// ALU
module ALU(
    clk,
    rst_n,
    valid,
    ready,
    mode,
    in_A,
    in_B,
    out
);
    input         clk, rst_n;
    input         valid;
    input  [1:0]  mode;  
    output        ready;
    input  [31:0] in_A, in_B;
    output [63:0] out;
    parameter IDLE = 3'd0;
    parameter MUL  = 3'd1;
    parameter DIV  = 3'd2;
    parameter AND  = 3'd3;
    parameter AVG  = 3'd4;
    parameter OUT  = 3'd5;
    reg  [ 2:0] state, state_nxt;
    reg  [ 4:0] counter, counter_nxt;
    reg  [64:0] shreg, shreg_nxt;  
    reg  [31:0] alu_in, alu_in_nxt;
    reg  [32:0] alu_out;
    reg         ready_;
    assign ready = ready_;
    assign out = shreg[63:0];
    always @(*) begin
        case(state)
            IDLE: begin
                if (valid) 
                    case (mode)
                        0 : state_nxt = MUL;
                        1 : state_nxt = DIV;
                        2 : state_nxt = AND;
                        3 : state_nxt = AVG;
                    endcase
                else state_nxt = IDLE;
            end
            MUL : state_nxt = (counter != 31) ? MUL : OUT;
            DIV : state_nxt = (counter != 31) ? DIV : OUT;
            AND : state_nxt = OUT;
            AVG : state_nxt = OUT;
            OUT : state_nxt = IDLE;
  ...
For scale: ~130 I/O pins, roughly 12000 um^2 of cells after synthesis.
clock: 7.35 ns
lec_check: 0
cap_margin: 20
cell_pad_in_sites_detail_placement: 1
core_aspect_ratio: 0.63
core_margin: 2
core_utilization: 39
cts_cluster_diameter: 256
cts_cluster_size: 60
gpl_timing_driven: 0
setup_slack_margin: 0.8
slew_margin: 40
tns_end_percent: 30
run.sh (not shown) runs the stock make flow with config.mk's settings and CLKGATE_MAP_FILE=.
Next try:
CELL_PAD_IN_SITES_DETAIL_PLACEMENT = not set   (was 1)
CORE_ASPECT_RATIO = not set   (was 0.63)
CORE_UTILIZATION = 40   (was 39)
CTS_CLUSTER_DIAMETER = not set   (was 256)
CTS_CLUSTER_SIZE = not set   (was 60)
GPL_TIMING_DRIVEN = not set   (was 0)
SETUP_SLACK_MARGIN = not set   (was 0.8)
SLEW_MARGIN = 20   (was 40)
TNS_END_PERCENT = not set   (was 30)
clock period = 10.0 ns   (was 7.35 ns; I/O delays follow)
After rerunning: Global-route usage drops by 8.2 points; cell count goes down by 8.6%; area after synthesis does not change; final area shrinks by 5.4%; clock skew barely changes.
Next try:
ABC_AREA = 1   (was not set)
CORE_UTILIZATION = 36   (was 40)
CTS_CLUSTER_DIAMETER = 388   (was not set)
CTS_CLUSTER_SIZE = 56   (was not set)
GPL_ROUTABILITY_DRIVEN = 0   (was not set)
The new run completed with no timing, DRC or antenna violations.
Register-to-register slack gains 1300 ps.
Synthesized area goes up by about 20%.
Cell count increases by 58%.
Total power fell by 4.3%.
Next try:
ABC_AREA = not set   (was 1)
CORE_UTILIZATION = 62   (was 36)
CTS_CLUSTER_DIAMETER = not set   (was 388)
CTS_CLUSTER_SIZE = 98   (was 56)
GPL_ROUTABILITY_DRIVEN = not set   (was 0)
clock period = 5.83 ns   (was 10.0 ns; I/O delays follow)
Result: Non-clock buffer count increases by 14; final area goes down by 15%; combinational power is higher by 76%; global-route usage goes up by 17 points; power climbs by 77%.


old:
ALU again, from the RTL that the note above started with.
## ALU
module ALU(
    clk,
    rst_n,
    valid,
    ready,
    mode,
    in_A,
    in_B,
    out
);
make LEC_CHECK=0 CAP_MARGIN=20 CORE_MARGIN=2 CORE_UTILIZATION=72 CTS_CLUSTER_DIAMETER=27 CTS_CLUSTER_SIZE=37 PLACE_DENSITY_LB_ADDON=0.19 SETUP_SLACK_MARGIN=2.04 SLEW_MARGIN=20 finish   # period 6.94 ns
Input changes introduced in new (baseline for comparison: old):
- an added HOLD_SLACK_MARGIN of -0.1
- a deleted SETUP_SLACK_MARGIN that had been 2.04
- a deleted PLACE_DENSITY_LB_ADDON that had been 0.19
- a change of CTS_CLUSTER_SIZE from 37 to 36
- an added PLACE_DENSITY of 0.78
- a deleted CTS_CLUSTER_DIAMETER that had been 27
- a change of the clock period (ns, I/O delays scaled along) from 6.94 to 3.96
[summary]
- In new the implementation completed, yet the final layout does not meet the checks, the culprit being setup timing.
- Looking at maximum number of pins on one net before global-route repair across new and old, the one that comes out higher is new.
- Where internal power is concerned, old is better than new.
- Between new and old, the clock period minus worst slack is higher for old.
- Taking old as the reference, in new final cell utilization of the core rose 3.8 points; height of the die about even; routed length on met3 rose 18%; later-pin clock latency in the skew report about even; worst hold slack fell 0.036 ns.
- Measured against each other, new and old differ in static leakage, the lower figure coming from old.


Starting RTL as in the previous note.
Settings: LEC_CHECK=0, CAP_MARGIN=20, CORE_MARGIN=2, CORE_UTILIZATION=72, CTS_CLUSTER_SIZE=37, PLACE_DENSITY=0.95, SLEW_MARGIN=20; clock period 6.94 ns.
The starting point finished clean.
Rerun with:
ABC_AREA = 0   (was default)
CTS_CLUSTER_DIAMETER = 355   (was default)
CTS_CLUSTER_SIZE = 99   (was 37)
PLACE_DENSITY = 0.38   (was 0.95)
clock period = 2.92 ns   (was 6.94 ns; I/O delays follow)
- The new run ended with an error in 3_5_place_dp on DPL-0038
- area after synthesis does not change
- die size does not change
- synthesized cell count stays the same
Rerun with:
ABC_AREA = default   (was 0)
CORE_UTILIZATION = 70   (was 72)
CTS_CLUSTER_DIAMETER = default   (was 355)
CTS_CLUSTER_SIZE = 88   (was 99)
PLACE_DENSITY = default   (was 0.38)
clock period = 3.59 ns   (was 2.92 ns; I/O delays follow)
- The changed run aborted during 5_1_grt on GRT-0116
- synthesized area is unchanged
- die size went up by 2.8%
- synthesized cell count is unchanged


## job 101
ALU again, from the RTL that the note above started with.
Settings: LEC_CHECK=0, CAP_MARGIN=20, CELL_PAD_IN_SITES_DETAIL_PLACEMENT=1, CORE_ASPECT_RATIO=0.63, CORE_MARGIN=2, CORE_UTILIZATION=39, CTS_CLUSTER_DIAMETER=96, GPL_TIMING_DRIVEN=0, SLEW_MARGIN=40, TNS_END_PERCENT=30; clock period 7.35 ns.
Job 101: done, clean on timing, DRC and antenna
Relative to job 101, the following input files were edited for job 102:
Settings: removing GPL_TIMING_DRIVEN (formerly 0); removing TNS_END_PERCENT (formerly 30); changing SLEW_MARGIN from 40 to 20; removing CORE_ASPECT_RATIO (formerly 0.63); setting CTS_CLUSTER_SIZE to 35 for the first time; removing CTS_CLUSTER_DIAMETER (formerly 96); removing CELL_PAD_IN_SITES_DETAIL_PLACEMENT (formerly 1); changing CORE_UTILIZATION from 39 to 69; changing the clock period (ns, I/O delays scaled along) from 7.35 to 3.96.
Notes after the runs:
- Although job 102 finished all stages, its layout failed final checks on setup timing.
- Job 101 -> job 102: tap cell instance count decreased by more than a quarter
- Compared with job 101, job 102 ends up with a smaller final cell area.
- When job 102 is measured against job 101, its critical path depth turns out 1 lower.
- The higher final routed wirelength across all metal layers came out of job 101.
- Job 101 → job 102: mean area per synthesized cell held, combinational share of power climbed 2.1 points, fraction of standard cell area that is sequential now sits higher, final-report hold violation count roughly the same.
Relative to job 102, the following input files were edited for job 103:
Settings: removing CTS_CLUSTER_SIZE (formerly 35); changing CORE_UTILIZATION from 69 to 40; changing the clock period (ns, I/O delays scaled along) from 3.96 to 5.22.
--- outcome ---
Comparing job 102 against job 103, there is no change at all in register area. Die size on job 103 is behind job 102. Compared with job 102, job 103 shows a higher global-route wire length before repair. Changes observed in job 103 relative to job 102: area fraction in and, or, nand and nor cells after synthesis barely changed; slack of the critical path now larger; top fanout value on the critical path has decreased; hold slack went up 0.0068 ns; combinational fraction of design power went down. Job 103 vs job 102: final weighted congestion in routability-driven placement down by a little under 10%. Job 103 completed every stage of the flow, and the final layout passed the timing, design-rule and antenna checks.


Starting RTL as in the previous note.
Settings: LEC_CHECK=0, ABC_AREA=1, CAP_MARGIN=40, CELL_PAD_IN_SITES_DETAIL_PLACEMENT=0, CELL_PAD_IN_SITES_GLOBAL_PLACEMENT=3, CORE_ASPECT_RATIO=0.88, CORE_MARGIN=2, CORE_UTILIZATION=53, CTS_CLUSTER_SIZE=87, GPL_ROUTABILITY_DRIVEN=0, GPL_TIMING_DRIVEN=0, MAX_ROUTING_LAYER=met5, MIN_ROUTING_LAYER=met1, PLACE_DENSITY_LB_ADDON=0.27, SLEW_MARGIN=0, TNS_END_PERCENT=70; clock period 7.15 ns.
The first run failed in global placement without I/O with FLW-0024.
Next try:
Settings changed: ABC_AREA 1 to default, CAP_MARGIN 40 to 25, CELL_PAD_IN_SITES_DETAIL_PLACEMENT 0 to default, CELL_PAD_IN_SITES_GLOBAL_PLACEMENT 3 to default, CORE_MARGIN 2 to 7, CORE_UTILIZATION 53 to 22, CTS_CLUSTER_SIZE 87 to default, GPL_TIMING_DRIVEN 0 to 1, MAX_ROUTING_LAYER met5 to default, SLEW_MARGIN 0 to 20, TNS_END_PERCENT 70 to default.
Clock period 7.15 ns to 5.1 ns, I/O delays scaled along.
After rerunning: The new run completed without violations; synthesized cell count fell by well over a third; area after synthesis falls by about a fifth; die area goes up by well over a third.
Next try:
Settings changed: CAP_MARGIN 25 to 30, CELL_PAD_IN_SITES_GLOBAL_PLACEMENT from default to 1, CORE_ASPECT_RATIO 0.88 to default, CORE_UTILIZATION 22 to 64, CTS_CLUSTER_SIZE from default to 58, GPL_ROUTABILITY_DRIVEN 0 to default, SETUP_SLACK_MARGIN from default to 0.73.
Clock period 5.1 ns to 2.53 ns, I/O delays scaled along.
=>
- Now the flow ended with an error in global placement without I/O, error FLW-0024
- die area is lower by about 60%
- area after synthesis stays the same
- synthesized cell count stays the same
Next try:
Settings changed: CELL_PAD_IN_SITES_GLOBAL_PLACEMENT 1 to default, CORE_UTILIZATION 64 to 22, CTS_CLUSTER_SIZE 58 to default, SETUP_SLACK_MARGIN 0.73 to -0.16.
Clock period 2.53 ns to 5.1 ns, I/O delays scaled along.
=>
- Now the flow finished clean
- die area goes up to 2.7 times its value
- synthesized area stays the same
- synthesized cell count is unchanged


build 60:
The RTL this note starts from:
==> flow/design.v <==
module ALU(
    clk,
    rst_n,
    valid,
    ready,
    mode,
    in_A,
    in_B,
    out
);
    input         clk, rst_n;
    input         valid;
    input  [1:0]  mode;  
    output        ready;
    input  [31:0] in_A, in_B;
    output [63:0] out;
    parameter IDLE = 3'd0;
    parameter MUL  = 3'd1;
    parameter DIV  = 3'd2;
    parameter AND  = 3'd3;
    parameter AVG  = 3'd4;
    parameter OUT  = 3'd5;
    reg  [ 2:0] state, state_nxt;
    reg  [ 4:0] counter, counter_nxt;
    reg  [64:0] shreg, shreg_nxt;  
    reg  [31:0] alu_in, alu_in_nxt;
    reg  [32:0] alu_out;
    reg         ready_;
    assign ready = ready_;
    assign out = shreg[63:0];
    always @(*) begin
        case(state)
            IDLE: begin
                if (valid) 
                    case (mode)
                        0 : state_nxt = MUL;
                        1 : state_nxt = DIV;
                        2 : state_nxt = AND;
                        3 : state_nxt = AVG;
                    endcase
                else state_nxt = IDLE;
            end
            MUL : state_nxt = (counter != 31) ? MUL : OUT;
            DIV : state_nxt = (counter != 31) ? DIV : OUT;
            AND : state_nxt = OUT;
            AVG : state_nxt = OUT;
            OUT : state_nxt = IDLE;
            default : state_nxt = IDLE;
        endcase
    end
    always @(*) begin
        if ((state == MUL) || (state == DIV)) counter_nxt = counter + 1; 
        else                                  counter_nxt = 0;
    end
    always @(*) begin
        case(state)
            IDLE: begin
                if (valid) alu_in_nxt = in_B;
                else       alu_in_nxt = 0;
            end
            OUT : alu_in_nxt = 0;
            default: alu_in_nxt = alu_in;
        endcase
    end
    always @(*) begin
        case (state)
            MUL : begin
                if (shreg[0]) alu_out = shreg[63:32] + alu_in;
                else          alu_out = shreg[63:32];
            end
            DIV : alu_out = shreg[64:32] - {1'b0, alu_in};
            AND : alu_out = shreg[31:0] & alu_in;
            AVG : alu_out = (shreg[31:0] + alu_in) >> 1;
            default alu_out = 0;
        endcase
    end
    always @(*) begin
        case (state)
            IDLE: begin
                if (valid) begin
                    shreg_nxt = {33'b0, in_A};
                    if (state_nxt == DIV) shreg_nxt = shreg_nxt << 1;                 
                end
                else shreg_nxt = 0;
            end
            MUL : shreg_nxt = {1'b0, alu_out, shreg[31:1]};
            DIV : begin
                if (shreg[64:32] < {1'b0, alu_in}) shreg_nxt = shreg << 1;
                else                      shreg_nxt = {alu_out[31:0], shreg[31:0], 1'b1};
                if (counter == 31) shreg_nxt = {1'b0, shreg_nxt[64:33], shreg_nxt[31:0]};
            end
            AND : shreg_nxt = {32'b0, alu_out};
            AVG : shreg_nxt = {32'b0, alu_out};
            OUT : shreg_nxt = 0;
            default : shreg_nxt = 0;
        endcase
    end
    always @(posedge clk or negedge rst_n) begin
        if (!rst_n) begin
            state   <= IDLE;
            counter <= 0;
            shreg   <= 0;
            alu_in  <= 0;
            ready_  <= 0;
        end
        else begin
            state   <= state_nxt;
            counter <= counter_nxt;
            shreg   <= shreg_nxt;
            alu_in  <= alu_in_nxt;
            ready_  <= (state_nxt == OUT) ? 1 : 0;
        end
    end
endmodule
clock: 2.92 ns
lec_check: 0
abc_area: 0
cap_margin: 20
core_margin: 2
core_utilization: 72
cts_cluster_diameter: 355
cts_cluster_size: 99
place_density_lb_addon: 0.01
setup_slack_margin: 0.39
slew_margin: 20
tns_end_percent: 10
FAIL build 60 @ detailed placement: tool exited with error
The following lists how build 48 was set up differently from build 60:
Settings: a deleted ABC_AREA that had been 0; a change of CTS_CLUSTER_SIZE from 99 to 37; a change of PLACE_DENSITY_LB_ADDON from 0.01 to 0.25; a deleted CTS_CLUSTER_DIAMETER that had been 355; a change of SETUP_SLACK_MARGIN from 0.39 to 2.06; a deleted TNS_END_PERCENT that had been 10; a change of the clock period (ns, I/O delays scaled along) from 2.92 to 6.94.
### Flow results
Of build 60 and build 48, only build 60 never reached the final stage.
Number of I/O port buffers essentially unchanged between build 48 and build 60.
The final reports for build 48 and build 60 show placer congestion estimate lower in the former.
Reported for build 60 and build 48, core area turned out identical to the last digit.
Relative to build 48, the following input files were edited for build 46:
Settings: PLACE_DENSITY_LB_ADDON no longer set, was 0.25; SETUP_SLACK_MARGIN now 1.04, was 2.06; CTS_CLUSTER_DIAMETER now 27, previously not set.
==> results <==
- Compared build 48 against build 46; number of antenna violations at the first check in global routing within noise.
- The total power consumption of the routed design of build 46 was inferior to that of build 48.
- The final layouts of build 48 and build 46 pass the timing, design-rule and antenna checks.
- Comparing power dissipated in combinational cells for build 48 and build 46, the bigger number came from build 46.
- Diff build 48 and build 46: setup slack after placement lower in build 46
- The non-filler instance count after layout was comparable across build 48 and build 46.
Power figures rest on the tool's default switching activity, not on a simulated workload.
